==> 06-23: inputs <==
==> flow/design.v <==
module PPU (
    input clk,
    input rst,
    input i_en,
    input [32-1:0] data_in,
    input [11:0] scaling_factor,
    output logic[6:0] data_out,
    output logic valid,
    output logic [31:0] data_in_out
);
logic [32 - 1:0] relu_out;
logic [32:0] data_shift;
logic [7:0] data_quant;
logic [8:0] data_temp;
always @(*) begin
    relu_out = (data_in[32 - 1])? 32'd0 : data_in;
    /*verilator lint_off WIDTHEXPAND*/
    /*verilator lint_off WIDTHTRUNC*/
    data_shift = ({relu_out, 1'b0} / scaling_factor);
    /*verilator lint_on WIDTHTRUNC*/
    /*verilator lint_on WIDTHEXPAND*/
    data_temp = (data_shift > 127)? 254 : data_shift[8:0] + {8'b0, data_shift[0]};
end
always @(posedge clk) begin
    if(rst) begin
        valid <= 1'd0;
        data_out <= 7'd0;
        data_in_out <= 32'd0;
    end
    else begin
        valid <= i_en;
        data_out <= (i_en)? data_temp[7:1] : 7'd0;
        data_in_out <= data_in;
    end
end
endmodule
==> flow/run.sh <==
#!/bin/bash
# the make line also repeats each setting of config.mk as NAME=value (left out here)
make -C /OpenROAD-flow-scripts/flow DESIGN_CONFIG=/design/flow/config.mk WORK_HOME=/design/flow/orfs CLKGATE_MAP_FILE= finish
==> flow/config.mk <==
export PLATFORM = sky130hd
export DESIGN_NAME = PPU
export DESIGN_NICKNAME = PPU
export VERILOG_FILES = /design/flow/design.v
export SDC_FILE = /design/flow/constraint.sdc
export NUM_CORES = 4
export LEC_CHECK = 0
export CAP_MARGIN = 20
export CORE_MARGIN = 2
export CORE_UTILIZATION = 68
export CTS_CLUSTER_SIZE = 50
export HOLD_SLACK_MARGIN = -0.09
export SLEW_MARGIN = 20
export TNS_END_PERCENT = 5
==> flow/constraint.sdc <==
create_clock -name core_clock -period 103.0 [get_ports {clk}]
set_input_delay 20.6000 -clock core_clock [delete_from_list [all_inputs] [get_ports {clk}]]
set_output_delay 20.6000 -clock core_clock [all_outputs]
set_load 0.01 [all_outputs]
==> 09-25 (differences from 06-23) <==
--- a/flow/config.mk
+++ b/flow/config.mk
@@ -8,7 +8,4 @@
 export CAP_MARGIN = 20
 export CORE_MARGIN = 2
-export CORE_UTILIZATION = 68
-export CTS_CLUSTER_SIZE = 50
-export HOLD_SLACK_MARGIN = -0.09
+export CORE_UTILIZATION = 8
 export SLEW_MARGIN = 20
-export TNS_END_PERCENT = 5
==> flow/constraint.sdc (replaced) <==
create_clock -name core_clock -period 150.0 [get_ports {clk}]
set_input_delay 30.0000 -clock core_clock [delete_from_list [all_inputs] [get_ports {clk}]]
set_output_delay 30.0000 -clock core_clock [all_outputs]
set_load 0.01 [all_outputs]
==> metrics.cfg <==
[placed_design]
dp_cells=4095
place_ws_ps=-5320
dpl-instance-area_sq_mm=0.0277

[grt]
gr-usage-met1_pct=68.6

[floorplanning]
num_rows=68
chip_area_sq_mm=0.0364

[status]
status=did not finish
haltStage=global routing
tool.error=[ERROR GRT-0232] Routing congestion too high. Check the congestion heatmap in the GUI.

That was 06-23.
==> metrics.cfg <==
[status]
status=complete, no violations

[floorplanning]
num_rows=200
chip_area_sq_mm=0.301

[placed_design]
dpl-instance-area_sq_mm=0.0293
place_ws_ps=16650
dp_cells=7336

[setup_path]
cp-startpoint=scaling_factor[0]
end_kind=flip-flop

[cts]
cts_made_buffers=5

That was 09-25.


==> run a: inputs <==
RTL: the design.v shown in full above, as it stands there.
make LEC_CHECK=0 ABC_AREA=0 CAP_MARGIN=0 CORE_ASPECT_RATIO=0.5 CORE_MARGIN=2 CORE_UTILIZATION=64 CTS_CLUSTER_DIAMETER=53 CTS_CLUSTER_SIZE=10 GPL_ROUTABILITY_DRIVEN=0 MIN_ROUTING_LAYER=met1 PLACE_DENSITY=0.42 SETUP_SLACK_MARGIN=5.0 SLEW_MARGIN=20 TNS_END_PERCENT=5 finish   # period 182.0 ns
run.sh (not shown) runs the stock make flow with config.mk's settings and CLKGATE_MAP_FILE=.
==> inputs of run b, as changes to run a <==
- ABC_AREA: 0 -> 1
- CAP_MARGIN: 0 -> 20
- CORE_ASPECT_RATIO: 0.5 -> not set
- CORE_UTILIZATION: 64 -> 68
- CTS_CLUSTER_DIAMETER: 53 -> not set
- CTS_CLUSTER_SIZE: 10 -> 15
- GPL_ROUTABILITY_DRIVEN: 0 -> not set
- MAX_ROUTING_LAYER: not set -> met4
- MIN_ROUTING_LAYER: met1 -> not set
- PLACE_DENSITY: 0.42 -> not set
- SETUP_SLACK_MARGIN: 5.0 -> not set
- TNS_END_PERCENT: 5 -> not set
==> flow/constraint.sdc (replaced) <==
create_clock -name core_clock -period 70.9 [get_ports {clk}]
set_input_delay 14.1800 -clock core_clock [delete_from_list [all_inputs] [get_ports {clk}]]
set_output_delay 14.1800 -clock core_clock [all_outputs]
set_load 0.01 [all_outputs]
==> results <==
| quantity | run b | run a |
|---|---|---|
| Status | did not finish | complete, no violations |
| Stage where the flow stopped | detailed placement (3_5_place_dp) | - |
| Yosys stat chip area | 0.0280 mm2 | 0.0237 mm2 |
| Die X | 207 um | 276 um |
| Post-synthesis cell area | 0.0280 mm2 | 0.0237 mm2 |
| Average size of a mapped cell | 6.24 um2 | 7.07 um2 |
| Area inside the core boundary | 0.0407 mm2 | 0.0362 mm2 |
| Pre-Place Util | 68.6% | 65.5% |
| XOR Share, Synth | 8.48% | 7.00% |
| Adder and majority gate portion of the synthesized area | 14.8% | 17.5% |
| Gate count of the mapped netlist | 4484 | 3358 |
| Area share of the largest cell type after synthesis | 14.8% | 17.4% |
| Synth mux share | 0% | 4.15% |
| Yosys cell count | 4484 | 3358 |
| Top-count cell post-synth | sky130_fd_sc_hd__nand2_1 | sky130_fd_sc_hd__ha_1 |


==> build 86 <==
Starts from the design.v that is shown in full above.
make LEC_CHECK=0 ABC_AREA=0 CAP_MARGIN=0 CORE_ASPECT_RATIO=1.05 CORE_MARGIN=2 CORE_UTILIZATION=65 GPL_ROUTABILITY_DRIVEN=1 MAX_ROUTING_LAYER=met4 MIN_ROUTING_LAYER=met1 SLEW_MARGIN=40 finish   # period 147.0 ns
==> build 20: changes against build 86 <==
ABC_AREA = default   (was 0)
CAP_MARGIN = 20   (was 0)
CORE_ASPECT_RATIO = default   (was 1.05)
CORE_UTILIZATION = 57   (was 65)
GPL_ROUTABILITY_DRIVEN = default   (was 1)
MAX_ROUTING_LAYER = default   (was met4)
MIN_ROUTING_LAYER = default   (was met1)
SLEW_MARGIN = 20   (was 40)
TNS_END_PERCENT = 5   (was default)
==> flow/constraint.sdc (replaced) <==
create_clock -name core_clock -period 98.5 [get_ports {clk}]
set_input_delay 19.7000 -clock core_clock [delete_from_list [all_inputs] [get_ports {clk}]]
set_output_delay 19.7000 -clock core_clock [all_outputs]
set_load 0.01 [all_outputs]
==> trial 48: changes against build 86 <==
ABC_AREA = default   (was 0)
CAP_MARGIN = 20   (was 0)
CORE_ASPECT_RATIO = default   (was 1.05)
CTS_CLUSTER_DIAMETER = 40   (was default)
GPL_ROUTABILITY_DRIVEN = default   (was 1)
HOLD_SLACK_MARGIN = -0.1   (was default)
MAX_ROUTING_LAYER = default   (was met4)
MIN_ROUTING_LAYER = default   (was met1)
SLEW_MARGIN = 20   (was 40)
TNS_END_PERCENT = 5   (was default)
==> flow/constraint.sdc (replaced) <==
create_clock -name core_clock -period 98.5 [get_ports {clk}]
set_input_delay 19.7000 -clock core_clock [delete_from_list [all_inputs] [get_ports {clk}]]
set_output_delay 19.7000 -clock core_clock [all_outputs]
set_load 0.01 [all_outputs]
==> comparison <==
- Build 20 finished but fails on setup timing. Trial 48 died in global routing, error GRT-0232. Build 86 completed with no timing, DRC or antenna violations.
- In build 86 the first-iteration DRC count is lower than in build 20, by about 20%.
- Against build 20, the via count of build 86 is smaller by about 12%.
- In build 86 the core utilization is lower than in build 20, by 7.1 points.
- Between build 86 and build 20, the lower final area is in build 86 (gap 21%, measured against build 20).
- In synthesized area, trial 48 and build 86 do not differ.
- In build 20 the cell count is larger than in build 86, by about 20%.
